==> flow/design.v <==
module control_unit (
    input wire clk,
    input wire reset,
    input wire [3:0] opcode,
    input wire zero_flag,
    input wire carry_flag,
    output reg pc_inc,
    output reg pc_load,
    output reg ir_load,
    output reg acc_load,
    output reg mar_load,
    output reg mdr_load,
    output reg addr_sel,
    output reg mem_write
);
    localparam [2:0] 
        FETCH     = 3'b000,
        DECODE    = 3'b001,
        EXECUTE   = 3'b010,
        MEM_READ  = 3'b011,
        MEM_WRITE = 3'b100;
    reg [2:0] current_state, next_state;
    always @(posedge clk or posedge reset) begin
        if (reset)
            current_state <= FETCH;
        else
            current_state <= next_state;
    end
    always @(*) begin
        next_state = current_state;  
        case (current_state)
            FETCH: next_state = DECODE;
            DECODE: next_state = EXECUTE;
            EXECUTE: begin
                case (opcode)
                    4'b0001, 4'b0010, 4'b0011: next_state = MEM_READ;  
                    4'b0100: next_state = MEM_READ;   
                    4'b0101: next_state = MEM_WRITE;  
                    4'b1001: next_state = FETCH;      
                    4'b1010: next_state = FETCH;      
                    4'b1011: next_state = FETCH;      
                    default: next_state = FETCH;
                endcase
            end
            MEM_READ: next_state = FETCH;
            MEM_WRITE: next_state = FETCH;
            default: next_state = FETCH;
        endcase
    end
always @(*) begin
    pc_inc = 1'b0;
    pc_load = 1'b0;
    ir_load = 1'b0;
    acc_load = 1'b0;
    mar_load = 1'b0;
    mdr_load = 1'b0;
    addr_sel = 1'b0;
    mem_write = 1'b0;
    case (current_state)
        FETCH: begin
            pc_inc = 1'b1;
            ir_load = 1'b1;
        end
        DECODE: begin
            mar_load = 1'b1;
        end
        EXECUTE: begin
            case (opcode)
                4'b0101: begin   
                    mdr_load = 1'b1;
                end
                4'b0110: begin   
                    acc_load = 1'b1;
                end
                4'b0111: begin   
                    acc_load = 1'b1;
                end
                4'b1000: begin   
                    acc_load = 1'b1;
                end
                4'b1001: begin   
                    pc_load = 1'b1;
                end
                4'b1010: begin   
                    pc_load = zero_flag;
                end
                4'b1011: begin   
                    pc_load = carry_flag;
                end
                default: begin   
                end
            endcase
        end
        MEM_READ: begin   
            addr_sel = 1'b1;
            acc_load = 1'b1;
        end
        MEM_WRITE: begin
            addr_sel = 1'b1;
            mem_write = 1'b1;
        end
    endcase
end
endmodule
module datapath (
    input wire clk,
    input wire reset,
    input wire [7:0] data_in,
    input wire pc_inc,
    input wire pc_load,
    input wire ir_load,
    input wire acc_load,
    input wire mar_load,
    input wire mdr_load,
    input wire addr_sel,
    output reg [7:0] instruction,
    output reg [3:0] opcode,
    output reg [3:0] operand,
    output reg [7:0] alu_result,
    output reg zero_flag,
    output reg carry_flag,
    output reg [7:0] data_out,
    output reg [7:0] address
);
    reg [7:0] pc;         
    reg [7:0] acc;        
    reg [7:0] mar;        
    reg [7:0] mdr;        
    reg       carry;      
    reg [8:0] alu_temp;   
    always @(posedge clk or posedge reset) begin
        if (reset)
            instruction <= 8'b0;
        else if (ir_load)
            instruction <= data_in;
    end
    always @(*) begin
        opcode = instruction[7:4];
        operand = instruction[3:0];
    end
    always @(posedge clk or posedge reset) begin
        if (reset)
            pc <= 8'b0;
        else if (pc_load)
            pc <= {4'b0, operand};   
        else if (pc_inc)
            pc <= pc + 1;            
    end
    always @(posedge clk or posedge reset) begin
        if (reset) begin
            acc <= 8'b0;
            carry <= 1'b0;
        end else if (acc_load) begin
            acc <= alu_result;
            carry <= alu_temp[8];
        end
    end
    always @(posedge clk or posedge reset) begin
        if (reset)
            mar <= 8'b0;
        else if (mar_load)
            mar <= {4'b0, operand};  
    end
    always @(posedge clk or posedge reset) begin
        if (reset)
            mdr <= 8'b0;
        else if (mdr_load)
            mdr <= acc;  
    end
    always @(*) begin
        alu_temp = 9'b0;
        case (opcode)
            4'b0001: alu_temp = {1'b0, acc} + {1'b0, data_in};  
            4'b0010: alu_temp = {1'b0, acc} - {1'b0, data_in};  
            4'b0011: alu_temp = acc & data_in;                  
            4'b0100: alu_temp = data_in;                        
            4'b0110: alu_temp = ~{1'b0, acc};                   
            4'b0111: alu_temp = {acc, 1'b0};                    
            4'b1000: alu_temp = {1'b0, acc[7:1]};               
            default: alu_temp = {1'b0, acc};
        endcase
        alu_result = alu_temp[7:0];
        carry_flag = carry;
        zero_flag = (acc == 8'b0);
    end
    always @(*) begin
        data_out = mdr;
        address = (addr_sel) ? mar : pc;
    end
endmodule
module cpu_8bit (
    input wire clk,
    input wire reset,
    input wire [7:0] data_in,
    output wire [7:0] data_out,
    output wire [7:0] address,
    output wire mem_write
);
    wire [7:0] instruction;
    wire [3:0] opcode;
    wire [3:0] operand;
    wire [7:0] alu_result;
    wire zero_flag;
    wire carry_flag;
    wire pc_inc;
    wire pc_load;
    wire ir_load;
    wire acc_load;
    wire mar_load;
    wire mdr_load;
    wire addr_sel;
    control_unit ctrl (
        .clk(clk),
        .reset(reset),
        .opcode(opcode),
        .zero_flag(zero_flag),
        .carry_flag(carry_flag),
        .pc_inc(pc_inc),
        .pc_load(pc_load),
        .ir_load(ir_load),
        .acc_load(acc_load),
        .mar_load(mar_load),
        .mdr_load(mdr_load),
        .addr_sel(addr_sel),
        .mem_write(mem_write)
    );
    datapath dp (
        .clk(clk),
        .reset(reset),
        .data_in(data_in),
        .pc_inc(pc_inc),
        .pc_load(pc_load),
        .ir_load(ir_load),
        .acc_load(acc_load),
        .mar_load(mar_load),
        .mdr_load(mdr_load),
        .addr_sel(addr_sel),
        .instruction(instruction),
        .opcode(opcode),
        .operand(operand),
        .alu_result(alu_result),
        .zero_flag(zero_flag),
        .carry_flag(carry_flag),
        .data_out(data_out),
        .address(address)
    );
endmodule
==> flow/run.sh <==
#!/bin/bash
# the make line also repeats each setting of config.mk as NAME=value (left out here)
make -C /OpenROAD-flow-scripts/flow DESIGN_CONFIG=/design/flow/config.mk WORK_HOME=/design/flow/orfs CLKGATE_MAP_FILE= finish
==> flow/config.mk <==
export PLATFORM = sky130hd
export DESIGN_NAME = cpu_8bit
export DESIGN_NICKNAME = cpu_8bit
export VERILOG_FILES = /design/flow/design.v
export SDC_FILE = /design/flow/constraint.sdc
export NUM_CORES = 4
export LEC_CHECK = 0
export CAP_MARGIN = 20
export CORE_MARGIN = 2
export CORE_UTILIZATION = 46
export SLEW_MARGIN = 20
==> flow/constraint.sdc <==
create_clock -name core_clock -period 2.64 [get_ports {clk}]
set_input_delay 0.5280 -clock core_clock [delete_from_list [all_inputs] [get_ports {clk}]]
set_output_delay 0.5280 -clock core_clock [all_outputs]
set_load 0.01 [all_outputs]
==> results of run 1 <==
-- routing by layer --
metal	global-route usage	vias to the layer above
met2	0.3270	85
met3	0.02386	11
met1	0.3196	1193
met5	0	-
li1	-	1199
met4	0.08495	0
-- repair_timing --
action | 4_1_cts | 5_1_grt
resized | 3 | 22
hold buffers | 0 | 0
setup endpoints to repair | 3 | 16
setup buffers | 0 | 3
pin swaps | 0 | 9
-- per-stage QoR --
step           hold slack (ps)  total power [W]  setup WS, ps    util  area, sq um
3_3_place_gp             462.5         0.003738        -331.8  0.5702         3396
6_report                 484.2         0.004344         120.6  0.6044         3600
5_1_grt                  529.8         0.004698        -26.87  0.6044         3600
2_1_floorplan            460.9         0.002887         41.07       -         2859
4_1_cts                  489.2         0.004252         3.652  0.5876         3500
3_5_place_dp             470.1         0.003790        -326.0  0.5702         3396
-- final cells by class --
cell class | instances | area (sq um) | area share
clock buffers | 8 | 90.09 | 0.02503
well taps | 75 | 93.84 | 0.02607
flip-flops and latches | 40 | 1003 | 0.2788
repair buffers | 66 | 563.0 | 0.1564
inverters | 13 | 48.80 | 0.01356
multi-input cells | 232 | 1800 | 0.5002
==> qor.txt, run 1 <==
Number of failing setup endpoints in the final timing report: 0
Worst Path Arrival: 2700 ps
Final max-slew violation count: 0
Sequential area share after synthesis: 0.3501
Register-to-Register Setup Slack: 180 ps
Final Hold Violation Tally: 0
Source of the worst hold timing path: dp.mdr[0]
Setup Skew: 7.997 ps
Clock group: 0.000433 W
Largest fanout on the critical path: 4
Length in cells of the worst reg-to-reg path: 11
Synthesized chip area reported by yosys: 2859 sq um
Total cells reported by yosys after synthesis: 299
Number of vias in the routed layout: 2488
Max-capacitance violation count: 0
Required time of the critical path: 2820 ps
Ordered cell list for the critical path: clkdlybuf4s50_1 > inv_2 > ha_4 > nor2_4 > xnor2_1 > ha_1 > buf_4 > xor2_1 > a222oi_1 > nor2_1 > a221o_1
Largest area contributor in the synthesized netlist: sky130_fd_sc_hd__dfrtp_1
Deepest level of the CTS H-tree: 2
Post-detailed-route count of antenna-violating nets: 0
Maximum buffer depth of the clock tree: 2
Crit path capture type: flop
Number of buffers added by the clock tree synthesis step: 5
Period utilisation layout: 0.9543
Cell with the biggest individual delay on the critical path: sky130_fd_sc_hd__clkdlybuf4s50_1
Endpoint, Worst Hold: dp.mdr[0]
Simple-gate share of the synthesized area: 0.2092
Power spent charging and discharging nets: 0.001872 W
Sum of met3 wire segment lengths after detailed routing: 466 microns
Combinational power: 0.00275 W
Fin cells: 434
Number of logged tool warnings: 27
Number of buffer cells added on primary ports: 26
Core area: 5956 sq um
Number of DRC violations after detailed-routing iteration 0: 187
Gate count after technology mapping: 299
Ranking of synthesized cells by instance count: sky130_fd_sc_hd__dfrtp_1 (40), sky130_fd_sc_hd__nand2_1 (24), sky130_fd_sc_hd__a21oi_1 (22), sky130_fd_sc_hd__mux2_2 (22), sky130_fd_sc_hd__nor2_1 (21)
CP startpoint kind: primary input
Share of flip-flops with an asynchronous set or reset after synthesis: 1.000
Run status: finished clean
Clock group share of total power: 0.100
CP Depth: 11
Switching share of power: 0.4310
Gr ovfl total: 0
Number of global-route vias before repair: 2378
Main logic family after synthesis: simple AND/OR/NAND/NOR gates
Xor+xnor area frac: 0.05821
Worst-Margin Slew: 672.9 ps
Critical path startpoint: data_in[1]
Power per cell area: 1207 nW/um^2
Clock latency at the later pin of the worst-skew pair: 290 ps
Die outline width: 82.84 microns
Worst setup path category: primary input to flop
Main area contributors: sky130_fd_sc_hd__dfrtp_1 (35%), sky130_fd_sc_hd__mux2_2 (8.7%), sky130_fd_sc_hd__ha_1 (4.8%)
Cell Area, Synth: 2859 sq um
Global-route usage over all layers: 0.2172
TNS Setup: 0 ps
Highest layer used for signal routing: met4
Final HPWL DP: 5.364 mm
Synthesized area per cell: 9.562 sq um
Number of sinks driven by the clock tree: 40
Total number of nets in the final design: 380
Initial antenna violation count: 0
Destination of the critical timing path: dp.acc[2]
Total Routed Length: 7.257 mm
Fa+ha+maj area frac: 0.05514
Y dimension of the die: 82.84 microns
Row Count: 28
Maximum number of pins on one net before global-route repair: 41
Count of antenna diodes in the layout: 0
Hold Path Cell Cnt: 2
Length of routed met2 wiring: 3.285 mm
Clock-pin slew of the registers on the worst-case setup and hold paths: 80 ps
Die area: 6862 sq um
Proportion of power drawn by flip-flops and latches: 0.266
Maximum clock frequency: 396.9 MHz
Power in sequential cells: 0.00116 W
Relative slew margins: 0.5514
Main power group: combinational logic
Gate power share: 0.634
Synth Register Bits: 40
Area overhead of the layout relative to synthesis: 25.91%
Post-layout minimum cycle time: 2519 ps
Post-synthesis cell type count: 58
Synthesized-area fraction occupied by ao, oa, aoi and oai cells: 0.1764
I/O pins: 27
Via/cell ratio: 5.733
Crit-path max cell delay: 500 ps
Routability Congestion: 0.9004
Initial core utilization: 0.4800
DRC Markers: 0
Number of flops mapped to enable cells by yosys: 0
Worst vdd ir: 0.6052 mV
Endpoint of the lowest-slack register-to-register path: dp.acc[2]
Number of buffer and inverter stages on the critical path: 3
Number of warnings printed during yosys synthesis: 2
Family with the most delay on the worst path: buffers and inverters
Leakage dissipation: 1.561 nW
Area fraction in mux cells: 0.1007
CTS tree: yes
Router iterations before antenna repair: 4
Internal power consumption: 0.002472 W
Per-cell routed wire length: 16.72 microns
FF-to-FF Start: dp.instruction[4]
Most used flip-flop cell after synthesis: sky130_fd_sc_hd__dfrtp_1
WL met1: 3.361 mm
Cell count after placement: 423
Buffer cell driving the clock tree root: sky130_fd_sc_hd__clkbuf_8
Global-route wire length before repair: 12.11 mm
Net count after synthesis: 321
Area share of the largest cell type after synthesis: 0.3501
Path category of the worst min-delay check: flop to flop
Filler Cells Inserted: 556
Synth top cell by count: sky130_fd_sc_hd__dfrtp_1
==> run 2, diff against run 1 <==
Settings changed: CORE_UTILIZATION 46 to 15.
Clock period 2.64 ns to 5.22 ns, I/O delays scaled along.
==> run 2 against run 1 <==
Clock power is 15% lower; die size went up to 2.9 times the previous value; cell area is 2.3% lower; sequential share of layout area is 0.58 points higher; utilization is 42 points lower; critical path depth is 7 lower; non-clock buffer count is 37 lower; first-iteration DRC count is 32% higher; sequential cell count stayed put; area after synthesis stayed put; via count is 7.6% lower; critical path type is now flop to output pin; critical endpoint is now address[1]; largest power group unchanged; highest routed layer unchanged.
==> qor.txt, run 2 <==
Synthesized area per cell: 9.562 sq um
Total Routed Length: 7.507 mm
Total number of nets in the final design: 343
Core Util, Final: 0.1880
Fin cells: 556
Maximum number of pins on one net before global-route repair: 41
Most used flip-flop cell after synthesis: sky130_fd_sc_hd__dfrtp_1
Via/cell ratio: 4.137
Synth top cell by count: sky130_fd_sc_hd__dfrtp_1
Source of the worst hold timing path: dp.mdr[0]
Number of DRC violations after detailed-routing iteration 0: 246
Share of flip-flops with an asynchronous set or reset after synthesis: 1.000
Path category of the worst min-delay check: flop to flop
Internal power consumption: 0.001214 W
Post-cts sizing count: 0
Xor+xnor area frac: 0.05821
Cell with the biggest individual delay on the critical path: sky130_fd_sc_hd__a21oi_1
Main power group: combinational logic
DRC Markers: 0
Router iterations before antenna repair: 4
Number of global-route vias before repair: 2126
CP startpoint kind: flop
Endpoint of the lowest-slack register-to-register path: dp.carry
Run status: finished clean
Buffer cell driving the clock tree root: sky130_fd_sc_hd__clkbuf_16
CP Depth: 4
Leakage dissipation: 1.407 nW
Largest fanout on the critical path: 10
Largest area contributor in the synthesized netlist: sky130_fd_sc_hd__dfrtp_1
Destination of the critical timing path: address[1]
Initial core utilization: 0.1528
Synthesized-area fraction occupied by ao, oa, aoi and oai cells: 0.1764
Worst Path Arrival: 2430 ps
Clock-pin slew of the registers on the worst-case setup and hold paths: 60 ps
Power spent charging and discharging nets: 0.0009101 W
Number of logged tool warnings: 27
TNS Setup: 0 ps
Combinational power: 0.00109 W
Clock group share of total power: 0.174
CTS tree: yes
Final HPWL DP: 5.503 mm
Routability Congestion: 0.8289
Die outline width: 142.1 microns
Maximum buffer depth of the clock tree: 2
Clock group: 0.000369 W
I/O pins: 27
Worst setup path category: flop to output pin
Cell Area, Synth: 2859 sq um
Register-to-Register Setup Slack: 1980 ps
Number of buffer and inverter stages on the critical path: 1
Main area contributors: sky130_fd_sc_hd__dfrtp_1 (35%), sky130_fd_sc_hd__mux2_2 (8.7%), sky130_fd_sc_hd__ha_1 (4.8%)
Initial antenna violation count: 0
Period utilisation layout: 0.6659
Number of buffer cells added on primary ports: 26
Row Count: 50
Final Hold Violation Tally: 0
Worst vdd ir: 0.1857 mV
Deepest level of the CTS H-tree: 2
Number of warnings printed during yosys synthesis: 2
Synth Register Bits: 40
Gate count after technology mapping: 299
Simple-gate share of the synthesized area: 0.2092
Switching share of power: 0.4285
Global-route wire length before repair: 11.86 mm
Synthesized chip area reported by yosys: 2859 sq um
Relative slew margins: 0.3563
Setup Skew: 3.977 ps
Per-cell routed wire length: 13.50 microns
Fa+ha+maj area frac: 0.05514
Y dimension of the die: 142.1 microns
Area fraction in mux cells: 0.1007
Number of flops mapped to enable cells by yosys: 0
Critical path startpoint: ctrl.current_state[0]
Proportion of power drawn by flip-flops and latches: 0.314
Main logic family after synthesis: simple AND/OR/NAND/NOR gates
Cell count after placement: 548
Ordered cell list for the critical path: nor2b_1 > a21oi_1 > mux2_2 > clkdlybuf4s50_1
Post-synthesis cell type count: 58
FF-to-FF Start: dp.instruction[4]
Total cells reported by yosys after synthesis: 299
Global-route usage over all layers: 0.07532
Unrepaired setup endpoints after global routing: no
Gate power share: 0.512
Hold buffer count at cts: 0
Count of antenna diodes in the layout: 0
Core area: 18710 sq um
Required time of the critical path: 4180 ps
Die area: 20180 sq um
Number of sinks driven by the clock tree: 40
Crit-path max cell delay: 580 ps
Number of vias in the routed layout: 2300
Endpoint, Worst Hold: dp.mdr[0]
Worst-Margin Slew: 965.6 ps
Clock latency at the later pin of the worst-skew pair: 280 ps
Post-layout minimum cycle time: 3476 ps
Ranking of synthesized cells by instance count: sky130_fd_sc_hd__dfrtp_1 (40), sky130_fd_sc_hd__nand2_1 (24), sky130_fd_sc_hd__a21oi_1 (22), sky130_fd_sc_hd__mux2_2 (22), sky130_fd_sc_hd__nor2_1 (21)
Buffers inserted during post-CTS setup optimization: 0
Number of failing setup endpoints in the final timing report: 0
Length in cells of the worst reg-to-reg path: 9
Post-detailed-route count of antenna-violating nets: 0
Power per cell area: 603.8 nW/um^2
Maximum clock frequency: 287.7 MHz
Final max-slew violation count: 0
Net count after synthesis: 321
Max-capacitance violation count: 0
Number of buffers added by the clock tree synthesis step: 5
Crit path capture type: output pin
Gr ovfl total: 0
Area overhead of the layout relative to synthesis: 23.02%
Power in sequential cells: 0.000667 W
Family with the most delay on the worst path: AND-OR/OR-AND gates
Hold Path Cell Cnt: 2
Sequential area share after synthesis: 0.3501
Area share of the largest cell type after synthesis: 0.3501
-- run 2: metrics by stage --
step                      worst slack, ps  hold WS (ps)  instance area [sq um]  power, W
after detailed placement             1504         496.4                   3339  0.001768
final                                1744         502.9                   3517  0.002124
after floorplan                      2342         460.9                   2859  0.001460
after global routing                 1618         521.5                   3517  0.002293
after global placement               1495         475.0                   3339  0.001761
after CTS                            1685         510.0                   3517  0.002144
-- run 2: final cells by class --
| class | instances | area [sq um] |
|---|---|---|
| Multi-Input combinational cell | 232 | 1714 |
| Clock inverter | 2 | 38.79 |
| Inverter | 13 | 48.80 |
| Sequential cell | 40 | 1001 |
| Tap cell | 234 | 292.8 |
| Timing Repair Buffer | 29 | 282.8 |
| Fill cell | 2045 | 15190 |
| Clock buffer | 6 | 138.9 |
-- run 2: per-layer routing --
metal  share of wire  GRT usage  routed length, microns
met4           0.014    0.02579                     104
met2            0.46     0.1144                    3462
met5               0          0                       0
met1            0.48     0.1080                    3611
met3           0.044    0.01211                     328
==> run 3, diff against run 2 <==
Settings changed: ABC_AREA set to 1, CORE_UTILIZATION 15 to 60, CTS_CLUSTER_DIAMETER set to 249, CTS_CLUSTER_SIZE set to 16, GPL_TIMING_DRIVEN set to 1, MIN_ROUTING_LAYER set to met1, SETUP_SLACK_MARGIN set to 0.37.
Clock period 5.22 ns to 1.56 ns, I/O delays scaled along.
==> run 3 against run 2 <==
The run now fails in global routing (5_1_grt); area after synthesis is 3.0% lower; synthesized cell count rose by 33%; die size fell by 74%.
==> qor.txt, run 3 <==
Y dimension of the die: 72.00 microns
Tool error message: [ERROR DPL-0038] Utilization greater than 100%, impossible to legalize
Final HPWL DP: 6.166 mm
Area share of the largest cell type after synthesis: 0.3608
Run status: stopped before the end
Fa+ha+maj area frac: 0.05683
Main area contributors: sky130_fd_sc_hd__dfrtp_1 (36%), sky130_fd_sc_hd__nand2_1 (15%), sky130_fd_sc_hd__nand3_1 (7.0%)
Initial core utilization: 0.6284
Ranking of synthesized cells by instance count: sky130_fd_sc_hd__nand2_1 (112), sky130_fd_sc_hd__inv_1 (50), sky130_fd_sc_hd__nor2_1 (43)
Most used flip-flop cell after synthesis: sky130_fd_sc_hd__dfrtp_1
Simple-gate share of the synthesized area: 0.3505
Routability Congestion: 0.9920
Sequential area share after synthesis: 0.3608
Number of buffers added by the clock tree synthesis step: 5
Synthesized area per cell: 6.987 sq um
Synth top cell by count: sky130_fd_sc_hd__nand2_1
Number of sinks driven by the clock tree: 40
I/O pins: 27
Core area: 4414 sq um
Main logic family after synthesis: simple AND/OR/NAND/NOR gates
Buffer cell driving the clock tree root: sky130_fd_sc_hd__clkbuf_8
Xor+xnor area frac: 0.02842
Number of flops mapped to enable cells by yosys: 0
Net count after synthesis: 419
Number of buffer cells added on primary ports: 26
Row Count: 24
Number of warnings printed during yosys synthesis: 2
Die area: 5183 sq um
Post-synthesis cell type count: 34
Maximum buffer depth of the clock tree: 2
Hold buffer count at cts: 0
Share of flip-flops with an asynchronous set or reset after synthesis: 1.000
Total cells reported by yosys after synthesis: 397
Terminating stage of the flow: global routing (5_1_grt)
Synth Register Bits: 40
Deepest level of the CTS H-tree: 2
Largest area contributor in the synthesized netlist: sky130_fd_sc_hd__dfrtp_1
Synthesized chip area reported by yosys: 2774 sq um
Cell Area, Synth: 2774 sq um
Die outline width: 72.00 microns
Gate count after technology mapping: 397
Area fraction in mux cells: 0.01218
Synthesized-area fraction occupied by ao, oa, aoi and oai cells: 0.1055
## run 3: what timing repair did
| action | in CTS |
|---|---|
| endpoints found under the setup margin | 56 |
| pin swaps | 23 |
| buffers inserted | 25 |
| resized | 148 |
| gates cloned | 5 |
## run 3: per-stage QoR
stage / cells / worst slack [ps] / util / instance area (sq um)
4_1_cts: 567 / -605.6 / 0.9569 / 4224
3_3_place_gp: 529 / -1010 / 0.8401 / 3709
3_5_place_dp: 529 / -1064 / 0.8401 / 3709
2_1_floorplan: 397 / -439.7 / - / 2968
==> run 4, diff against run 3 <==
Settings changed: ABC_AREA 1 to unset, CORE_UTILIZATION 60 to 66, CTS_CLUSTER_DIAMETER 249 to unset, CTS_CLUSTER_SIZE 16 to unset, GPL_TIMING_DRIVEN 1 to unset, MIN_ROUTING_LAYER met1 to unset, SETUP_SLACK_MARGIN 0.37 to -0.18.
Clock period 1.56 ns to 2.62 ns, I/O delays scaled along.
==> run 4 against run 3 <==
Now fails the layout checks on setup timing; synthesized cell count decreased by 25%; die size decreased by 6.0%; area after synthesis increased by 3.1%.
==> qor.txt, run 4 <==
Run status: failed layout checks
Violated checks: setup timing
Cell with the biggest individual delay on the critical path: sky130_fd_sc_hd__clkdlybuf4s50_1
Largest fanout on the critical path: 4
Cell Area, Synth: 2859 sq um
Post-synthesis cell type count: 58
Net count after synthesis: 321
Clock group share of total power: 0.093
Ranking of synthesized cells by instance count: sky130_fd_sc_hd__dfrtp_1 (40), sky130_fd_sc_hd__nand2_1 (24), sky130_fd_sc_hd__a21oi_1 (22), sky130_fd_sc_hd__mux2_2 (22), sky130_fd_sc_hd__nor2_1 (21)
Crit-path max cell delay: 480 ps
Buffer cell driving the clock tree root: sky130_fd_sc_hd__clkbuf_8
Number of sinks driven by the clock tree: 40
DRC Markers: 0
Buffers inserted during post-CTS setup optimization: 0
Endpoint, Worst Hold: dp.mdr[0]
Final Hold Violation Tally: 0
Number of flops mapped to enable cells by yosys: 0
FF-to-FF Start: dp.instruction[7]
Number of buffer cells added on primary ports: 26
Endpoint of the lowest-slack register-to-register path: dp.acc[2]
Via/cell ratio: 6.115
Main logic family after synthesis: simple AND/OR/NAND/NOR gates
Synthesized area per cell: 9.562 sq um
Main power group: combinational logic
Gate power share: 0.638
Path category of the worst min-delay check: flop to flop
Number of buffers added by the clock tree synthesis step: 5
Cell count after placement: 401
Area fraction in mux cells: 0.1007
Critical path startpoint: data_in[0]
Worst Slack Setup Final: -31.99 ps
Final max-slew violation count: 0
Most used flip-flop cell after synthesis: sky130_fd_sc_hd__dfrtp_1
Fa+ha+maj area frac: 0.05514
Final HPWL DP: 5.101 mm
Source of the worst hold timing path: dp.mdr[0]
Setup Skew: 5.906 ps
Most repeated library cell on the critical path: sky130_fd_sc_hd__a21oi_1
Register-to-Register Setup Slack: 0 ps
Routability Congestion: 0.9481
Core area: 4086 sq um
Destination of the critical timing path: dp.acc[6]
Die area: 4874 sq um
Clock group: 0.000396 W
Length in cells of the worst reg-to-reg path: 9
Number of global-route vias before repair: 2430
Worst setup path category: primary input to flop
Switching share of power: 0.4348
Number of DRC violations after detailed-routing iteration 0: 370
Number of buffer and inverter stages on the critical path: 2
Power in sequential cells: 0.00115 W
Gate count after technology mapping: 299
Clock latency at the later pin of the worst-skew pair: 290 ps
Hold Path Cell Cnt: 2
Ordered cell list for the critical path: clkdlybuf4s50_1 > inv_1 > ha_1 > a21oi_1 > xnor2_1 > ha_1 > a21oi_1 > o221ai_1 > xor2_1 > a21oi_1 > o21ai_0
Internal power consumption: 0.002413 W
CP Depth: 11
Maximum clock frequency: 377.1 MHz
Share of flip-flops with an asynchronous set or reset after synthesis: 1.000
Global-route usage over all layers: 0.2985
Total Routed Length: 6.828 mm
CP startpoint kind: primary input
Maximum buffer depth of the clock tree: 2
Total number of nets in the final design: 380
CTS tree: yes
Synth top cell by count: sky130_fd_sc_hd__dfrtp_1
Number of vias in the routed layout: 2495
Xor+xnor area frac: 0.05821
Gr ovfl total: 0
Simple-gate share of the synthesized area: 0.2092
Initial core utilization: 0.6996
Max-capacitance violation count: 0
Crit path capture type: flop
Synth Register Bits: 40
Leakage dissipation: 1.535 nW
Worst vdd ir: 0.9412 mV
Row Count: 23
Proportion of power drawn by flip-flops and latches: 0.269
Number of failing setup endpoints in the final timing report: 4
Die outline width: 69.82 microns
Relative slew margins: 0.5749
Worst-Margin Slew: 637.6 ps
Synthesized-area fraction occupied by ao, oa, aoi and oai cells: 0.1764
Y dimension of the die: 69.82 microns
I/O pins: 27
Clock-pin slew of the registers on the worst-case setup and hold paths: 80 ps
Maximum number of pins on one net before global-route repair: 41
Power spent charging and discharging nets: 0.001857 W
Required time of the critical path: 2770 ps
Synthesized chip area reported by yosys: 2859 sq um
Power per cell area: 1227 nW/um^2
Period utilisation layout: 1.012
Deepest level of the CTS H-tree: 2
Total cells reported by yosys after synthesis: 299
Count of antenna diodes in the layout: 0
Post-detailed-route count of antenna-violating nets: 0
Worst Path Arrival: 2800 ps
Area share of the largest cell type after synthesis: 0.3501
Number of logged tool warnings: 29
Router iterations before antenna repair: 7
Main area contributors: sky130_fd_sc_hd__dfrtp_1 (35%), sky130_fd_sc_hd__mux2_2 (8.7%), sky130_fd_sc_hd__ha_1 (4.8%)
Per-cell routed wire length: 16.74 microns
Family with the most delay on the worst path: AND-OR/OR-AND gates
Global-route wire length before repair: 11.82 mm
Core Util, Final: 0.8518
Sequential area share after synthesis: 0.3501
Number of warnings printed during yosys synthesis: 2
Post-layout minimum cycle time: 2652 ps
Largest area contributor in the synthesized netlist: sky130_fd_sc_hd__dfrtp_1
Combinational power: 0.00272 W
Initial antenna violation count: 0
Fin cells: 408
Area overhead of the layout relative to synthesis: 21.75%
## run 4: timing repair
action | CTS | global route
hold buffers | 0 | 0
setup endpoints to repair | 0 | 2
resized | 0 | 3
## run 4: metrics by stage
step | power [W] | hold slack [ps] | setup TNS [ps] | instance area [sq um] | setup WS (ps)
detailed placement | 0.003812 | 473.9 | -2066 | 3387 | -337.3
CTS | 0.004222 | 491.7 | -36.25 | 3468 | -27.30
floorplan | 0.002909 | 460.9 | 0 | 2859 | 21.07
global route | 0.004579 | 529.4 | -1644 | 3481 | -249.0
finish | 0.004269 | 484.8 | -82.58 | 3481 | -31.99
global placement | 0.003725 | 470.1 | -1757 | 3387 | -265.6
## run 4: layout make-up
class / instances / area [sq um]
Multi-Input combinational cell: 232 / 1727
Inverter: 13 / 48.80
Clock buffer: 5 / 68.82
Timing Repair Buffer: 66 / 560.5
Fill cell: 255 / 605.6
Clock inverter: 2 / 12.51
Tap cell: 50 / 62.56
Sequential cell: 40 / 1001
## run 4: per-layer routing
metal / routed length (microns) / GRT usage / up-vias
li1: - / - / 1200
met1: 3061 / 0.4397 / 1160
met2: 3124 / 0.4688 / 114
met3: 515 / 0.04506 / 21
met4: 126 / 0.06197 / 0
met5: 0 / 0 / -
==> run 5, diff against run 4 <==
Settings changed: ABC_AREA set to 1, CORE_UTILIZATION 66 to 68, SETUP_SLACK_MARGIN -0.18 to unset.
Clock period 2.62 ns to 3.28 ns, I/O delays scaled along.
==> run 5 against run 4 <==
Now clean on timing, DRC and antenna; largest power group unchanged; critical path type is now flop to output pin; largest cell class unchanged; clock-buffer cell count is the same; final cell count up 17%; clock skew increased by 1.3 ps; synthesized cell count grew 33%.
==> qor.txt, run 5 <==
Post-detailed-route count of antenna-violating nets: 0
Global-route wire length before repair: 11.11 mm
Worst Path Arrival: 2360 ps
Number of vias in the routed layout: 2804
Per-cell routed wire length: 14.87 microns
Number of DRC violations after detailed-routing iteration 0: 262
Simple-gate share of the synthesized area: 0.3505
Setup Skew: 7.158 ps
Routability Congestion: 0.9353
Internal power consumption: 0.001630 W
Number of buffer cells added on primary ports: 26
Most used flip-flop cell after synthesis: sky130_fd_sc_hd__dfrtp_1
WHS: 487.0 ps
Run status: finished clean
Initial antenna violation count: 0
Source of the worst hold timing path: dp.mdr[4]
Worst Slack Setup Final: 261.9 ps
CTS tree: yes
Via/cell ratio: 5.854
Number of buffers added by the clock tree synthesis step: 5
Worst vdd ir: 0.6017 mV
Router iterations before antenna repair: 6
Global-route usage over all layers: 0.3268
Leakage dissipation: 1.665 nW
Grt met1 use: 0.4852
Number of flops mapped to enable cells by yosys: 0
Endpoint, Worst Hold: dp.mdr[4]
Post-layout minimum cycle time: 3018 ps
Number of warnings printed during yosys synthesis: 2
Clock group: 0.000421 W
Share of flip-flops with an asynchronous set or reset after synthesis: 1.000
Total number of nets in the final design: 450
Row Count: 23
Total Routed Length: 7.121 mm
Initial core utilization: 0.6985
Met2 track demand over resource: 0.4939
Family with the most delay on the worst path: buffers and inverters
Met3 global-route usage: 0.06086
Final max-slew violation count: 0
Destination of the critical timing path: address[3]
DRC Markers: 0
Hold Path Cell Cnt: 2
Worst setup path category: flop to output pin
Gate power share: 0.573
Maximum buffer depth of the clock tree: 2
Buffers inserted during post-CTS setup optimization: 0
Relative slew margins: 0.5493
Fa+ha+maj area frac: 0.05683
Power per cell area: 985.1 nW/um^2
Crit-path max cell delay: 550 ps
Main area contributors: sky130_fd_sc_hd__dfrtp_1 (36%), sky130_fd_sc_hd__nand2_1 (15%), sky130_fd_sc_hd__nand3_1 (7.0%)
Synthesized chip area reported by yosys: 2774 sq um
Area share of the largest cell type after synthesis: 0.3608
Count of antenna diodes in the layout: 0
Largest area contributor in the synthesized netlist: sky130_fd_sc_hd__dfrtp_1
CP Depth: 5
Final Hold Violation Tally: 0
Ordered cell list for the critical path: nor2_1 > o21ai_1 > clkinv_1 > o21ai_1 > clkdlybuf4s50_1
Most repeated library cell on the critical path: sky130_fd_sc_hd__o21ai_1
Number of global-route vias before repair: 2370
Maximum clock frequency: 331.3 MHz
Critical path startpoint: ctrl.current_state[0]
Endpoint of the lowest-slack register-to-register path: dp.acc[2]
Path category of the worst min-delay check: flop to flop
Post-synthesis cell type count: 34
Proportion of power drawn by flip-flops and latches: 0.294
Length in cells of the worst reg-to-reg path: 10
Area overhead of the layout relative to synthesis: 15.65%
Main power group: combinational logic
Ranking of synthesized cells by instance count: sky130_fd_sc_hd__nand2_1 (112), sky130_fd_sc_hd__inv_1 (50), sky130_fd_sc_hd__nor2_1 (43)
TNS Setup: 0 ps
Synthesized-area fraction occupied by ao, oa, aoi and oai cells: 0.1055
FF-to-FF Start: dp.instruction[6]
Total cells reported by yosys after synthesis: 397
Power spent charging and discharging nets: 0.001530 W
Post-cts sizing count: 0
Required time of the critical path: 2620 ps
Synthesized area per cell: 6.987 sq um
Sequential area share after synthesis: 0.3608
CP startpoint kind: flop
Number of logged tool warnings: 29
Number of buffer and inverter stages on the critical path: 2
Net count after synthesis: 419
Combinational power: 0.00181 W
I/O pins: 27
Synth top cell by count: sky130_fd_sc_hd__nand2_1
Xor+xnor area frac: 0.02842
Unrepaired setup endpoints after global routing: no
Setup WS pre-CTS: 195.5 ps
Core area: 3971 sq um
Largest fanout on the critical path: 9
Most used routing layer in global routing: met2
Switching share of power: 0.4842
Main logic family after synthesis: simple AND/OR/NAND/NOR gates
Number of failing setup endpoints in the final timing report: 0
Crit path capture type: output pin
Clock-pin slew of the registers on the worst-case setup and hold paths: 90 ps
Die area: 4606 sq um
Y dimension of the die: 67.87 microns
Clock group share of total power: 0.133
Worst-Margin Slew: 674.4 ps
Max-capacitance violation count: 0
Register-to-Register Setup Slack: 690 ps
Cell Area, Synth: 2774 sq um
Number of sinks driven by the clock tree: 40
Period utilisation layout: 0.9201
Hold buffer count at cts: 0
Gate count after technology mapping: 397
Power in sequential cells: 0.000928 W
Gr ovfl total: 0
Die outline width: 67.87 microns
Final HPWL DP: 5.250 mm
Cell with the biggest individual delay on the critical path: sky130_fd_sc_hd__clkdlybuf4s50_1
Buffer cell driving the clock tree root: sky130_fd_sc_hd__clkbuf_8
Maximum number of pins on one net before global-route repair: 41
Synth Register Bits: 40
Area fraction in mux cells: 0.01218
Deepest level of the CTS H-tree: 2
Clock latency at the later pin of the worst-skew pair: 300 ps
-- run 5: cell type report --
class                      instances  area [sq um]
multi-input combinational        296          1535
sequential                        40          1001
fill                             298         763.2
timing repair buffer              28         275.3
inverter                          57         219.0
clock buffer                       5         68.82
tap                               50         62.56
clock inverter                     3         46.29
-- run 5: stage by stage --
step	utilization	instances	power, W	instance area, sq um
2_1_floorplan	-	397	0.002159	2774
6_report	0.8078	479	0.003160	3208
4_1_cts	0.8078	479	0.003125	3208
3_5_place_dp	0.7788	471	0.002691	3093
5_1_grt	0.8078	479	0.003417	3208
3_3_place_gp	0.7788	471	0.002633	3093
-- run 5: routing by layer --
| metal | vias up | part of all wire | wire, microns |
|---|---|---|---|
| li1 | 1348 | - | - |
| met1 | 1289 | 0.43 | 3059 |
| met2 | 152 | 0.45 | 3240 |
| met3 | 15 | 0.10 | 723 |
| met4 | 0 | 0.014 | 98 |
| met5 | - | 0 | 0 |
==> run 6, diff against run 5 <==
Settings changed: CORE_UTILIZATION 68 to 57, CTS_CLUSTER_DIAMETER set to 337, CTS_CLUSTER_SIZE set to 98.
Clock period 3.28 ns to 3.18 ns, I/O delays scaled along.
==> run 6 against run 5 <==
Synthesized cell count did not move; combinational power barely moved; utilization fell by 12 points; register-to-register slack got worse by 70 ps; global-route usage fell by 5.6 points; via count fell by 5.3%; first-iteration DRC count fell by 3.1%; die size rose by 18%; clock-buffer cell count did not move; critical path depth did not move; sequential share of layout area fell by 0.35 points; critical path type unchanged; highest routed layer unchanged.
==> qor.txt, run 6 <==
Cell Area, Synth: 2774 sq um
Number of sinks driven by the clock tree: 40
Family with the most delay on the worst path: buffers and inverters
Main area contributors: sky130_fd_sc_hd__dfrtp_1 (36%), sky130_fd_sc_hd__nand2_1 (15%), sky130_fd_sc_hd__nand3_1 (7.0%)
Maximum buffer depth of the clock tree: 2
Core Util, Final: 0.6869
Final HPWL DP: 5.190 mm
Hold buffer count at cts: 0
Buffer cell driving the clock tree root: sky130_fd_sc_hd__clkbuf_8
Router iterations before antenna repair: 6
Clock group: 0.000436 W
Gate count after technology mapping: 397
DRC Markers: 0
Endpoint of the lowest-slack register-to-register path: dp.carry
Gr ovfl total: 0
Synthesized-area fraction occupied by ao, oa, aoi and oai cells: 0.1055
Clock latency at the later pin of the worst-skew pair: 300 ps
Post-detailed-route count of antenna-violating nets: 0
Cell with the biggest individual delay on the critical path: sky130_fd_sc_hd__clkdlybuf4s50_1
Register-to-Register Setup Slack: 620 ps
Xor+xnor area frac: 0.02842
Post-layout minimum cycle time: 3012 ps
Max-capacitance violation count: 0
Post-cts sizing count: 0
CP Depth: 5
Via/cell ratio: 5.333
Core area: 4723 sq um
Switching share of power: 0.4771
Synth Register Bits: 40
Sequential area share after synthesis: 0.3608
Internal power consumption: 0.001686 W
Total Routed Length: 6.774 mm
Y dimension of the die: 73.76 microns
Relative slew margins: 0.5581
CTS tree: yes
Count of antenna diodes in the layout: 0
Number of buffer cells added on primary ports: 26
Filler Cells Inserted: 413
Length in cells of the worst reg-to-reg path: 15
FF-to-FF Start: dp.instruction[7]
Path category of the worst min-delay check: flop to flop
Net count after synthesis: 419
Number of buffers added by the clock tree synthesis step: 5
Ordered cell list for the critical path: nor2_1 > o21ai_1 > clkinv_1 > o21ai_1 > clkdlybuf4s50_1
Initial antenna violation count: 0
Simple-gate share of the synthesized area: 0.3505
Number of failing setup endpoints in the final timing report: 0
Worst setup path category: flop to output pin
Power spent charging and discharging nets: 0.001539 W
Critical path startpoint: ctrl.current_state[0]
Buffers inserted during post-CTS setup optimization: 0
Area share of the largest cell type after synthesis: 0.3608
Main logic family after synthesis: simple AND/OR/NAND/NOR gates
CP startpoint kind: flop
Number of DRC violations after detailed-routing iteration 0: 254
Ranking of synthesized cells by instance count: sky130_fd_sc_hd__nand2_1 (112), sky130_fd_sc_hd__inv_1 (50), sky130_fd_sc_hd__nor2_1 (43)
Number of buffer and inverter stages on the critical path: 2
Number of global-route vias before repair: 2388
Clock-pin slew of the registers on the worst-case setup and hold paths: 90 ps
Area overhead of the layout relative to synthesis: 16.96%
Setup Skew: 3.923 ps
Largest area contributor in the synthesized netlist: sky130_fd_sc_hd__dfrtp_1
TNS Setup: 0 ps
Synthesized chip area reported by yosys: 2774 sq um
Source of the worst hold timing path: dp.mdr[3]
Hold Path Cell Cnt: 2
Leakage dissipation: 1.674 nW
Number of logged tool warnings: 29
Final max-slew violation count: 0
Deepest level of the CTS H-tree: 2
Worst Path Arrival: 2380 ps
Maximum clock frequency: 332.0 MHz
Area fraction in mux cells: 0.01218
Gate power share: 0.568
Run status: finished clean
Destination of the critical timing path: address[3]
Number of vias in the routed layout: 2656
Combinational power: 0.00183 W
Global-route wire length before repair: 11.31 mm
Routability Congestion: 0.8484
Largest fanout on the critical path: 9
Post-synthesis cell type count: 34
Worst-Margin Slew: 661.2 ps
Power per cell area: 994.0 nW/um^2
Power in sequential cells: 0.000957 W
WHS: 486.6 ps
Proportion of power drawn by flip-flops and latches: 0.297
Main power group: combinational logic
I/O pins: 27
Unrepaired setup endpoints after global routing: no
Number of warnings printed during yosys synthesis: 2
Global-route usage over all layers: 0.2712
Die area: 5441 sq um
Synth top cell by count: sky130_fd_sc_hd__nand2_1
Endpoint, Worst Hold: dp.mdr[3]
Most used flip-flop cell after synthesis: sky130_fd_sc_hd__dfrtp_1
Total number of nets in the final design: 452
Share of flip-flops with an asynchronous set or reset after synthesis: 1.000
Worst vdd ir: 0.5671 mV
Initial core utilization: 0.5873
Synthesized area per cell: 6.987 sq um
Most repeated library cell on the critical path: sky130_fd_sc_hd__o21ai_1
Maximum number of pins on one net before global-route repair: 41
Die outline width: 73.76 microns
Required time of the critical path: 2540 ps
Total cells reported by yosys after synthesis: 397
Period utilisation layout: 0.9473
Row Count: 25
Crit path capture type: output pin
Number of flops mapped to enable cells by yosys: 0
Crit-path max cell delay: 550 ps
Fin cells: 498
Clock group share of total power: 0.135
Cell count after placement: 490
Fa+ha+maj area frac: 0.05683
Final Hold Violation Tally: 0
Per-cell routed wire length: 13.60 microns
## run 6: cell type report
cell class / count / area (sq um) / share of cell area
Clock inverter: 3 / 46.29 / 0.01427
Clock buffer: 5 / 68.82 / 0.02121
Inverter: 57 / 219.0 / 0.06749
Multi-Input combinational cell: 296 / 1535 / 0.4732
Sequential cell: 40 / 1001 / 0.3085
Timing Repair Buffer: 30 / 290.3 / 0.08947
Tap cell: 67 / 83.83 / 0.02584
## run 6: per-stage QoR
stage | setup slack, ps | total power (W) | area [sq um]
2_1_floorplan | 791.9 | 0.002226 | 2774
3_3_place_gp | 144.2 | 0.002742 | 3129
6_report | 167.6 | 0.003225 | 3244
5_1_grt | 33.81 | 0.003532 | 3244
4_1_cts | 173.1 | 0.003215 | 3244
3_5_place_dp | 115.8 | 0.002777 | 3129
## run 6: per-layer routing
metal	track usage	part of all wire	vias to the layer above
li1	-	-	1342
met1	0.4229	0.49	1216
met2	0.3968	0.43	92
met3	0.03978	0.069	6
met4	0.05657	0.0068	0
met5	0	0	-
==> run 7, diff against run 6 <==
Settings changed: CORE_UTILIZATION 57 to 65, CTS_CLUSTER_DIAMETER 337 to unset, CTS_CLUSTER_SIZE 98 to unset, SETUP_SLACK_MARGIN set to -0.17.
Clock period 3.18 ns to 2.09 ns, I/O delays scaled along.
==> run 7 against run 6 <==
Now fails the layout checks on setup timing; sequential power grew 49%; clock-buffer cell count is the same; clock power grew 53%; worst setup slack lost 470 ps; clock skew grew 8.3 ps; synthesized cell count is the same; power grew 78%; routed wire length grew 30%; sequential cell count is the same; non-clock buffer count grew 33; worst hold slack lost 1.5 ps; sequential share of layout area shrank 3.3 points; largest cell class unchanged.
==> qor.txt, run 7 <==
Largest area contributor in the synthesized netlist: sky130_fd_sc_hd__dfrtp_1
Most used flip-flop cell after synthesis: sky130_fd_sc_hd__dfrtp_1
Combinational power: 0.00364 W
Final cell area excluding filler cells: 3636 sq um
Endpoint of the lowest-slack register-to-register path: dp.acc[3]
Die area: 4806 sq um
Total cells reported by yosys after synthesis: 397
CTS tree: yes
Most repeated library cell on the critical path: sky130_fd_sc_hd__nand2_1
Row Count: 23
Destination of the critical timing path: dp.carry
Main logic family after synthesis: simple AND/OR/NAND/NOR gates
Number of vias in the routed layout: 3090
Gr ovfl total: 0
Run status: failed layout checks
Internal power consumption: 0.002932 W
Number of warnings printed during yosys synthesis: 2
Main power group: combinational logic
Overall Power: 0.005733 W
Cell with the biggest individual delay on the critical path: sky130_fd_sc_hd__ha_4
Largest fanout on the critical path: 3
Die outline width: 69.33 microns
Critical path startpoint: data_in[1]
DRC Markers: 0
Family with the most delay on the worst path: simple AND/OR/NAND/NOR gates
Gate count after technology mapping: 397
Synthesized-area fraction occupied by ao, oa, aoi and oai cells: 0.1055
Gate power share: 0.634
Number of global-route vias before repair: 2845
Worst-Margin Slew: 530.8 ps
Length in cells of the worst reg-to-reg path: 16
Routability Congestion: 0.9160
Worst Slack Setup Final: -300.2 ps
Period utilisation layout: 1.144
Maximum number of pins on one net before global-route repair: 41
Number of failing setup endpoints in the final timing report: 7
Clock group share of total power: 0.116
Number of buffer cells added on primary ports: 26
Area share of the largest cell type after synthesis: 0.3608
CP Depth: 18
Synthesized chip area reported by yosys: 2774 sq um
Share of flip-flops with an asynchronous set or reset after synthesis: 1.000
Hold Path Cell Cnt: 2
Deepest level of the CTS H-tree: 2
Maximum buffer depth of the clock tree: 2
Net count after synthesis: 419
Hold buffer count at cts: 0
Register-to-Register Setup Slack: -210 ps
Power spent charging and discharging nets: 0.002801 W
Post-layout minimum cycle time: 2390 ps
Worst setup path category: primary input to flop
Area fraction in mux cells: 0.01218
Worst Path Arrival: 2590 ps
Leakage dissipation: 1.924 nW
Xor+xnor area frac: 0.02842
Core area: 4058 sq um
Power per cell area: 1577 nW/um^2
Number of sinks driven by the clock tree: 40
Number of buffers added by the clock tree synthesis step: 5
Crit path capture type: flop
Power in sequential cells: 0.00143 W
Maximum clock frequency: 418.4 MHz
Sequential area share after synthesis: 0.3608
Clock-pin slew of the registers on the worst-case setup and hold paths: 80 ps
Clock latency at the later pin of the worst-skew pair: 310 ps
CP startpoint kind: primary input
Endpoint, Worst Hold: dp.mdr[6]
Global-route wire length before repair: 13.21 mm
Number of buffer and inverter stages on the critical path: 3
Count of antenna diodes in the layout: 0
Post-synthesis cell type count: 34
Worst vdd ir: 1.086 mV
Initial core utilization: 0.6836
Setup Skew: 12.19 ps
Relative slew margins: 0.6458
I/O pins: 27
Final HPWL DP: 5.565 mm
Main area contributors: sky130_fd_sc_hd__dfrtp_1 (36%), sky130_fd_sc_hd__nand2_1 (15%), sky130_fd_sc_hd__nand3_1 (7.0%)
Ordered cell list for the critical path: dlygate4sd2_1 > inv_2 > nand3_2 > nor3_4 > nand3_1 > nand2_1 > xor2_1 > inv_1 > ha_4 > nand2_2 > nor2_2 > nand3_2 > nand2_1 > nand2_1 > nand3_2 > nand2_2 > nand2_1 > nand2_1
Number of logged tool warnings: 31
Global-route usage over all layers: 0.3438
Buffer cell driving the clock tree root: sky130_fd_sc_hd__clkbuf_8
Path category of the worst min-delay check: flop to flop
Total number of nets in the final design: 485
Per-cell routed wire length: 17.19 microns
Area overhead of the layout relative to synthesis: 31.08%
Number of flops mapped to enable cells by yosys: 0
Final max-slew violation count: 0
Via/cell ratio: 6.012
Clock group: 0.000665 W
Initial antenna violation count: 0
Violated checks: setup timing
Fa+ha+maj area frac: 0.05683
Post-DP Area: 3341 sq um
Y dimension of the die: 69.33 microns
Post-detailed-route count of antenna-violating nets: 0
Simple-gate share of the synthesized area: 0.3505
Total Routed Length: 8.835 mm
Synth Register Bits: 40
WHS: 485.1 ps
Synth top cell by count: sky130_fd_sc_hd__nand2_1
Final Hold Violation Tally: 0
Number of DRC violations after detailed-routing iteration 0: 446
Router iterations before antenna repair: 6
FF-to-FF Start: dp.instruction[6]
Crit-path max cell delay: 290 ps
Max-capacitance violation count: 0
Source of the worst hold timing path: dp.mdr[6]
Switching share of power: 0.4885
Proportion of power drawn by flip-flops and latches: 0.250
Ranking of synthesized cells by instance count: sky130_fd_sc_hd__nand2_1 (112), sky130_fd_sc_hd__inv_1 (50), sky130_fd_sc_hd__nor2_1 (43)
Required time of the critical path: 2280 ps
Filler Cells Inserted: 186
Unrepaired setup endpoints after global routing: yes
Synthesized area per cell: 6.987 sq um
Cell Area, Synth: 2774 sq um
[run 7: per-layer routing]
layer	global-route usage	share of wire
met2	0.5705	0.47
met1	0.4577	0.38
met5	0	0
met4	0.1155	0.037
met3	0.05814	0.11
[run 7: repair_timing]
item,CTS,global route
setup endpoints to repair,14,10
gates resized,22,31
pin swaps,7,15
buffers inserted,2,0
[run 7: stage by stage]
stage	instances	TNS (ps)	worst slack [ps]	utilization
finish	514	-1207	-300.2	0.8961
global route	514	-2116	-323.9	0.8961
CTS	514	-977.5	-218.8	0.8683
detailed placement	504	-4704	-832.9	0.8233
global placement	504	-4087	-624.9	0.8233
floorplan	397	-240.8	-82.30	-
[run 7: cell type report]
cell class | count | area [sq um] | share of cell area
well taps | 50 | 62.56 | 0.01721
repair buffers | 63 | 539.3 | 0.1483
multi-input cells | 296 | 1699 | 0.4673
clock inverters | 3 | 46.29 | 0.01273
flip-flops and latches | 40 | 1001 | 0.2753
inverters | 57 | 219.0 | 0.06022
clock buffers | 5 | 68.82 | 0.01893
==> run 8, diff against run 7 <==
Settings changed: CORE_UTILIZATION 65 to 72, CTS_CLUSTER_DIAMETER set to 360, CTS_CLUSTER_SIZE set to 35, GPL_TIMING_DRIVEN set to 1, MIN_ROUTING_LAYER set to met1, PLACE_DENSITY_LB_ADDON set to 0.0, SETUP_SLACK_MARGIN -0.17 to 0.44.
Clock period 2.09 ns to 1.5 ns, I/O delays scaled along.
==> run 8 against run 7 <==
The run now fails in detailed placement (3_5_place_dp); die size decreased by 9.2%; synthesized cell count is the same; area after synthesis stayed put.
==> qor.txt, run 8 <==
Number of buffer cells added on primary ports: 26
Cell Area, Synth: 2774 sq um
Area fraction in mux cells: 0.01218
Synth top cell by count: sky130_fd_sc_hd__nand2_1
Main area contributors: sky130_fd_sc_hd__dfrtp_1 (36%), sky130_fd_sc_hd__nand2_1 (15%), sky130_fd_sc_hd__nand3_1 (7.0%)
Initial core utilization: 0.7520
Row Count: 22
Area share of the largest cell type after synthesis: 0.3608
Share of flip-flops with an asynchronous set or reset after synthesis: 1.000
Die area: 4365 sq um
Synthesized-area fraction occupied by ao, oa, aoi and oai cells: 0.1055
I/O pins: 27
Terminating stage of the flow: detailed placement (3_5_place_dp)
Synthesized area per cell: 6.987 sq um
Main logic family after synthesis: simple AND/OR/NAND/NOR gates
Synth Register Bits: 40
Number of flops mapped to enable cells by yosys: 0
Die outline width: 66.07 microns
Post-synthesis cell type count: 34
Gate count after technology mapping: 397
Y dimension of the die: 66.07 microns
Most used flip-flop cell after synthesis: sky130_fd_sc_hd__dfrtp_1
Total cells reported by yosys after synthesis: 397
Sequential area share after synthesis: 0.3608
Routability Congestion: 0.9406
Number of warnings printed during yosys synthesis: 2
Largest area contributor in the synthesized netlist: sky130_fd_sc_hd__dfrtp_1
Net count after synthesis: 419
Ranking of synthesized cells by instance count: sky130_fd_sc_hd__nand2_1 (112), sky130_fd_sc_hd__inv_1 (50), sky130_fd_sc_hd__nor2_1 (43)
Tool error message: [ERROR DPL-0038] Utilization greater than 100%, impossible to legalize
Synthesized chip area reported by yosys: 2774 sq um
Xor+xnor area frac: 0.02842
Simple-gate share of the synthesized area: 0.3505
Run status: stopped before the end
Fa+ha+maj area frac: 0.05683
Core area: 3689 sq um
-- run 8: through the flow --
stage | setup TNS, ps | cells | hold slack, ps
after floorplan | -3147 | 397 | 278.7
after global placement | -9822 | 535 | 464.5
==> run 9, diff against run 8 <==
Settings changed: CAP_MARGIN 20 to 15, CORE_ASPECT_RATIO set to 0.5, CTS_CLUSTER_DIAMETER 360 to 393, CTS_CLUSTER_SIZE 35 to 96, GPL_TIMING_DRIVEN 1 to unset, MIN_ROUTING_LAYER met1 to unset, PLACE_DENSITY_LB_ADDON 0.0 to unset, SETUP_SLACK_MARGIN 0.44 to 0.2, SLEW_MARGIN 20 to 40, TNS_END_PERCENT set to 10.
Clock period 1.5 ns to 2.07 ns, I/O delays scaled along.
==> run 9 against run 8 <==
Area after synthesis unchanged; the run fails in clock tree synthesis (4_1_cts); synthesized cell count unchanged; die size up 0.69%.
==> qor.txt, run 9 <==
Largest area contributor in the synthesized netlist: sky130_fd_sc_hd__dfrtp_1
Number of buffer cells added on primary ports: 26
Die area: 4395 sq um
Synthesized area per cell: 6.987 sq um
Synthesized chip area reported by yosys: 2774 sq um
Fa+ha+maj area frac: 0.05683
Die outline width: 91.78 microns
Number of warnings printed during yosys synthesis: 2
Main logic family after synthesis: simple AND/OR/NAND/NOR gates
Synth top cell by count: sky130_fd_sc_hd__nand2_1
Row Count: 15
Gate count after technology mapping: 397
Area fraction in mux cells: 0.01218
Most used flip-flop cell after synthesis: sky130_fd_sc_hd__dfrtp_1
Ranking of synthesized cells by instance count: sky130_fd_sc_hd__nand2_1 (112), sky130_fd_sc_hd__inv_1 (50), sky130_fd_sc_hd__nor2_1 (43)
Area share of the largest cell type after synthesis: 0.3608
Net count after synthesis: 419
Routability Congestion: 0.9426
Total cells reported by yosys after synthesis: 397
Post-synthesis cell type count: 34
Initial core utilization: 0.7779
Y dimension of the die: 47.89 microns
Share of flip-flops with an asynchronous set or reset after synthesis: 1.000
Terminating stage of the flow: clock tree synthesis (4_1_cts)
Final HPWL DP: 7.047 mm
Post-DP Area: 3396 sq um
Tool error message: [ERROR DPL-0038] Utilization greater than 100%, impossible to legalize
Number of flops mapped to enable cells by yosys: 0
I/O pins: 27
Core area: 3566 sq um
Xor+xnor area frac: 0.02842
Synth Register Bits: 40
Simple-gate share of the synthesized area: 0.3505
Sequential area share after synthesis: 0.3608
Synthesized-area fraction occupied by ao, oa, aoi and oai cells: 0.1055
Run status: stopped before the end
Main area contributors: sky130_fd_sc_hd__dfrtp_1 (36%), sky130_fd_sc_hd__nand2_1 (15%), sky130_fd_sc_hd__nand3_1 (7.0%)
Setup WS pre-CTS: -902.7 ps
Cell count after placement: 505
Cell Area, Synth: 2774 sq um
==> run 9: metrics by stage <==
step / power, W / util
floorplan: 0.003498 / -
global placement: 0.004430 / 0.9523
detailed placement: 0.004759 / 0.9523
==> run 10, diff against run 9 <==
Settings changed: CAP_MARGIN 15 to 20, CORE_ASPECT_RATIO 0.5 to unset, CTS_CLUSTER_DIAMETER 393 to 199, CTS_CLUSTER_SIZE 96 to 10, PLACE_DENSITY_LB_ADDON set to 0.14, SETUP_SLACK_MARGIN 0.2 to -0.1, SLEW_MARGIN 40 to 20, TNS_END_PERCENT 10 to unset.
Clock period 2.07 ns to 2.47 ns, I/O delays scaled along.
==> run 10 against run 9 <==
Now fails the layout checks on setup timing; area after synthesis did not move; synthesized cell count is the same; die size down 0.68%.
==> qor.txt, run 10 <==
Count of antenna diodes in the layout: 0
Period utilisation layout: 1.062
Initial core utilization: 0.7520
Hold Path Cell Cnt: 2
Maximum buffer depth of the clock tree: 2
Simple-gate share of the synthesized area: 0.3505
Ranking of synthesized cells by instance count: sky130_fd_sc_hd__nand2_1 (112), sky130_fd_sc_hd__inv_1 (50), sky130_fd_sc_hd__nor2_1 (43)
Synth Register Bits: 40
Worst Path Arrival: 2820 ps
Ordered cell list for the critical path: clkdlybuf4s50_1 > nor3_2 > nand3_1 > nand2_1 > xor2_1 > inv_1 > ha_4 > nand2_1 > nor2_1 > nand3_1 > nand2_1 > nand2_1 > nand3_1 > nand2_1 > nand2_2 > nand2_1
Power spent charging and discharging nets: 0.002630 W
Internal power consumption: 0.002403 W
Gate count after technology mapping: 397
Initial antenna violation count: 0
Core area: 3689 sq um
Switching share of power: 0.5226
Endpoint of the lowest-slack register-to-register path: dp.carry
Per-cell routed wire length: 22.69 microns
Proportion of power drawn by flip-flops and latches: 0.255
Most repeated library cell on the critical path: sky130_fd_sc_hd__nand2_1
Synth top cell by count: sky130_fd_sc_hd__nand2_1
Clock group: 0.000571 W
Global-route usage over all layers: 0.4538
Number of sinks driven by the clock tree: 40
Violated checks: setup timing
Relative slew margins: 0.6482
Number of buffer and inverter stages on the critical path: 2
Clock latency at the later pin of the worst-skew pair: 310 ps
Total number of nets in the final design: 475
Clock group share of total power: 0.114
FF-to-FF Start: dp.instruction[6]
Total cells reported by yosys after synthesis: 397
Gate power share: 0.631
Length in cells of the worst reg-to-reg path: 17
Max-capacitance violation count: 0
Largest area contributor in the synthesized netlist: sky130_fd_sc_hd__dfrtp_1
Xor+xnor area frac: 0.02842
Post-DP Area: 3256 sq um
Post-synthesis cell type count: 34
Cell with the biggest individual delay on the critical path: sky130_fd_sc_hd__clkdlybuf4s50_1
Required time of the critical path: 2670 ps
Number of flops mapped to enable cells by yosys: 0
Maximum clock frequency: 381.3 MHz
CTS tree: yes
Y dimension of the die: 66.07 microns
Critical path startpoint: data_in[4]
Number of logged tool warnings: 27
Crit-path max cell delay: 520 ps
Deepest level of the CTS H-tree: 2
Number of vias in the routed layout: 3625
Final HPWL DP: 5.689 mm
Path category of the worst min-delay check: flop to flop
Fa+ha+maj area frac: 0.05683
Main power group: combinational logic
Synthesized chip area reported by yosys: 2774 sq um
Main logic family after synthesis: simple AND/OR/NAND/NOR gates
Global-route wire length before repair: 14.57 mm
Cell Area, Synth: 2774 sq um
Synthesized-area fraction occupied by ao, oa, aoi and oai cells: 0.1055
Setup Skew: 13.35 ps
Final Hold Violation Tally: 0
Post-detailed-route count of antenna-violating nets: 0
Number of DRC violations after detailed-routing iteration 0: 968
Number of warnings printed during yosys synthesis: 2
Overall Power: 0.005032 W
Die outline width: 66.07 microns
Worst vdd ir: 1.033 mV
Destination of the critical timing path: dp.carry
Buffer cell driving the clock tree root: sky130_fd_sc_hd__clkbuf_8
Combinational power: 0.00318 W
Area share of the largest cell type after synthesis: 0.3608
Run status: failed layout checks
Worst setup path category: primary input to flop
Routability Congestion: 0.9612
Final cell area excluding filler cells: 3487 sq um
Most used flip-flop cell after synthesis: sky130_fd_sc_hd__dfrtp_1
CP Depth: 16
Register-to-Register Setup Slack: -40 ps
Power in sequential cells: 0.00129 W
Core Util, Final: 0.9454
Area overhead of the layout relative to synthesis: 25.71%
Share of flip-flops with an asynchronous set or reset after synthesis: 1.000
Total Routed Length: 11.39 mm
Clock-pin slew of the registers on the worst-case setup and hold paths: 90 ps
DRC Markers: 0
Endpoint, Worst Hold: dp.mdr[4]
Worst-Margin Slew: 527.7 ps
Largest fanout on the critical path: 3
Family with the most delay on the worst path: simple AND/OR/NAND/NOR gates
Synthesized area per cell: 6.987 sq um
Die area: 4365 sq um
Net count after synthesis: 419
Number of buffer cells added on primary ports: 26
Row Count: 22
I/O pins: 27
Power per cell area: 1443 nW/um^2
Worst Slack Setup Final: -152.9 ps
Gr ovfl total: 0
Number of global-route vias before repair: 3042
Number of failing setup endpoints in the final timing report: 10
Final max-slew violation count: 0
Crit path capture type: flop
Sequential area share after synthesis: 0.3608
Router iterations before antenna repair: 12
Post-layout minimum cycle time: 2623 ps
Main area contributors: sky130_fd_sc_hd__dfrtp_1 (36%), sky130_fd_sc_hd__nand2_1 (15%), sky130_fd_sc_hd__nand3_1 (7.0%)
Leakage dissipation: 1.827 nW
Area fraction in mux cells: 0.01218
CP startpoint kind: primary input
Source of the worst hold timing path: dp.mdr[4]
Via/cell ratio: 7.221
Maximum number of pins on one net before global-route repair: 41
Number of buffers added by the clock tree synthesis step: 5
run 10: what timing repair did:
action | 4_1_cts | 5_1_grt
cloned | 0 | 1
hold buffers | 0 | 0
buffers inserted | 0 | 2
pin swaps | 0 | 9
setup endpoints to repair | 5 | 13
gates resized | 7 | 22
run 10: metal layers:
layer  wire length (microns)  vias to the layer above  GRT usage
met4                    1209                        0     0.2449
met3                    1765                      172     0.1312
met5                       0                        -          0
li1                        -                     1392          -
met1                    3668                     1565     0.5770
met2                    4745                      496     0.6970
run 10: cell type report:
cell class                 count  area, sq um
timing repair inverter         1        3.754
sequential                    40         1003
clock buffer                   5        68.82
clock inverter                 3        47.55
fill                         119        201.4
inverter                      57        220.2
timing repair buffer          52        465.4
multi-input combinational    296         1618
tap                           48        60.06
run 10: per-stage QoR:
| step | TNS, ps | hold WS, ps | setup slack [ps] | cells |
|---|---|---|---|---|
| 2_1_floorplan | 0 | 453.4 | 223.9 | 397 |
| 3_3_place_gp | -1602 | 464.0 | -288.5 | 491 |
| 3_5_place_dp | -2582 | 476.9 | -486.3 | 491 |
| 4_1_cts | -241.1 | 494.6 | -94.44 | 499 |
| 5_1_grt | -1328 | 535.1 | -174.7 | 502 |
| 6_report | -655.2 | 497.5 | -152.9 | 502 |
==> run 11, diff against run 10 <==
Settings changed: ABC_AREA 1 to unset, CTS_CLUSTER_DIAMETER 199 to unset, CTS_CLUSTER_SIZE 10 to unset, PLACE_DENSITY_LB_ADDON 0.14 to unset, SETUP_SLACK_MARGIN -0.1 to unset.
Clock period 2.47 ns to 3.51 ns, I/O delays scaled along.
==> run 11 against run 10 <==
The run now finishes clean; power shrank 40%; clock skew shrank 4.7 ps; via count shrank 30%; non-clock buffer count shrank 18; synthesized cell count shrank 25%; critical path depth shrank 12; sequential cell count is the same; register-to-register slack gained 640 ps; area after synthesis grew 3.1%; final cell count shrank 25%; sequential power shrank 29%; largest cell class unchanged; highest routed layer unchanged.
==> qor.txt, run 11 <==
Number of logged tool warnings: 29
Unrepaired setup endpoints after global routing: no
Most used flip-flop cell after synthesis: sky130_fd_sc_hd__dfrtp_1
Count of antenna diodes in the layout: 0
Gate power share: 0.597
Length in cells of the worst reg-to-reg path: 10
Final max-slew violation count: 0
Run status: finished clean
Maximum buffer depth of the clock tree: 2
Number of failing setup endpoints in the final timing report: 0
Area overhead of the layout relative to synthesis: 12.82%
Power spent charging and discharging nets: 0.001388 W
Period utilisation layout: 0.9084
Synth top cell by count: sky130_fd_sc_hd__dfrtp_1
Register-to-Register Setup Slack: 600 ps
Required time of the critical path: 2810 ps
Gate count after technology mapping: 299
Via/cell ratio: 6.775
CTS tree: yes
Main logic family after synthesis: simple AND/OR/NAND/NOR gates
Number of vias in the routed layout: 2534
TNS Setup: 0 ps
WL met1: 3.020 mm
Clock group share of total power: 0.099
Maximum clock frequency: 313.6 MHz
Sequential area share after synthesis: 0.3501
Total cells reported by yosys after synthesis: 299
Global-route wire length before repair: 11.86 mm
Number of global-route vias before repair: 2401
Post-DP Area: 3144 sq um
Highest layer used for signal routing: met4
Family with the most delay on the worst path: AND-OR/OR-AND gates
Global-route usage over all layers: 0.3635
Number of buffer cells added on primary ports: 26
Main power group: combinational logic
Overall Power: 0.002999 W
CP startpoint kind: flop
Xor+xnor area frac: 0.05821
Total number of nets in the final design: 348
Clock group: 0.000296 W
Destination of the critical timing path: address[1]
Number of flops mapped to enable cells by yosys: 0
Post-detailed-route count of antenna-violating nets: 0
Row Count: 22
Maximum number of pins on one net before global-route repair: 27
Switching share of power: 0.4627
Worst vdd ir: 0.5986 mV
Endpoint of the lowest-slack register-to-register path: dp.acc[1]
Worst setup path category: flop to output pin
Worst Slack Setup Final: 321.7 ps
Source of the worst hold timing path: dp.mdr[6]
Final HPWL DP: 5.362 mm
Synthesized chip area reported by yosys: 2859 sq um
Setup Skew: 8.677 ps
Buffer cell driving the clock tree root: sky130_fd_sc_hd__clkbuf_8
Cell Area, Synth: 2859 sq um
Gr ovfl total: 0
Internal power consumption: 0.001612 W
Initial antenna violation count: 0
Crit path capture type: output pin
Critical path startpoint: ctrl.current_state[0]
Routability Congestion: 0.9448
Sum of met3 wire segment lengths after detailed routing: 636 microns
Path category of the worst min-delay check: flop to flop
Setup WS pre-CTS: 113.5 ps
FF-to-FF Start: dp.instruction[4]
Number of buffers added by the clock tree synthesis step: 5
Fa+ha+maj area frac: 0.05514
Relative slew margins: 0.4504
Final Hold Violation Tally: 0
I/O pins: 27
Post-synthesis cell type count: 58
Area fraction in mux cells: 0.1007
Cell with the biggest individual delay on the critical path: sky130_fd_sc_hd__a21oi_1
Synthesized area per cell: 9.562 sq um
DRC Markers: 0
Number of buffer and inverter stages on the critical path: 1
Final cell area excluding filler cells: 3226 sq um
Simple-gate share of the synthesized area: 0.2092
Area share of the largest cell type after synthesis: 0.3501
Per-cell routed wire length: 19.52 microns
Number of DRC violations after detailed-routing iteration 0: 287
Synthesized-area fraction occupied by ao, oa, aoi and oai cells: 0.1764
Core Util, Final: 0.8616
Die outline width: 67.02 microns
Buffers inserted during post-CTS setup optimization: 0
Worst-Margin Slew: 824.3 ps
Router iterations before antenna repair: 5
Total Routed Length: 7.301 mm
Largest area contributor in the synthesized netlist: sky130_fd_sc_hd__dfrtp_1
Share of flip-flops with an asynchronous set or reset after synthesis: 1.000
Main area contributors: sky130_fd_sc_hd__dfrtp_1 (35%), sky130_fd_sc_hd__mux2_2 (8.7%), sky130_fd_sc_hd__ha_1 (4.8%)
Power in sequential cells: 0.000913 W
Worst Path Arrival: 2490 ps
Crit-path max cell delay: 580 ps
CP Depth: 4
Synth Register Bits: 40
Ordered cell list for the critical path: nor2b_1 > a21oi_1 > mux2_2 > clkdlybuf4s50_1
Number of warnings printed during yosys synthesis: 2
Length of routed met2 wiring: 3.458 mm
Ranking of synthesized cells by instance count: sky130_fd_sc_hd__dfrtp_1 (40), sky130_fd_sc_hd__nand2_1 (24), sky130_fd_sc_hd__a21oi_1 (22), sky130_fd_sc_hd__mux2_2 (22), sky130_fd_sc_hd__nor2_1 (21)
Number of sinks driven by the clock tree: 40
-- run 11: cell type report --
type                            instances  area, sq um
Multi-Input combinational cell        232         1714
Sequential cell                        40         1001
Fill cell                             212        518.0
Timing Repair Buffer                   34        320.3
Clock buffer                            5        68.82
Tap cell                               48        60.06
Inverter                               13        48.80
Clock inverter                          2        12.51
-- run 11: through the flow --
step                      hold slack, ps  cells
after floorplan                    460.9    299
after global placement             464.2    367
after detailed placement           491.7    367
after CTS                          507.5    374
after global routing               532.2    374
final                              505.2    374
-- run 11: per-layer routing --
| layer | vias to the layer above | track usage |
|---|---|---|
| met3 | 23 | 0.06926 |
| li1 | 1136 | - |
| met5 | - | 0 |
| met4 | 0 | 0.1378 |
| met1 | 1226 | 0.4978 |
| met2 | 149 | 0.5681 |
Power figures rest on the tool's default switching activity, not on a simulated workload.
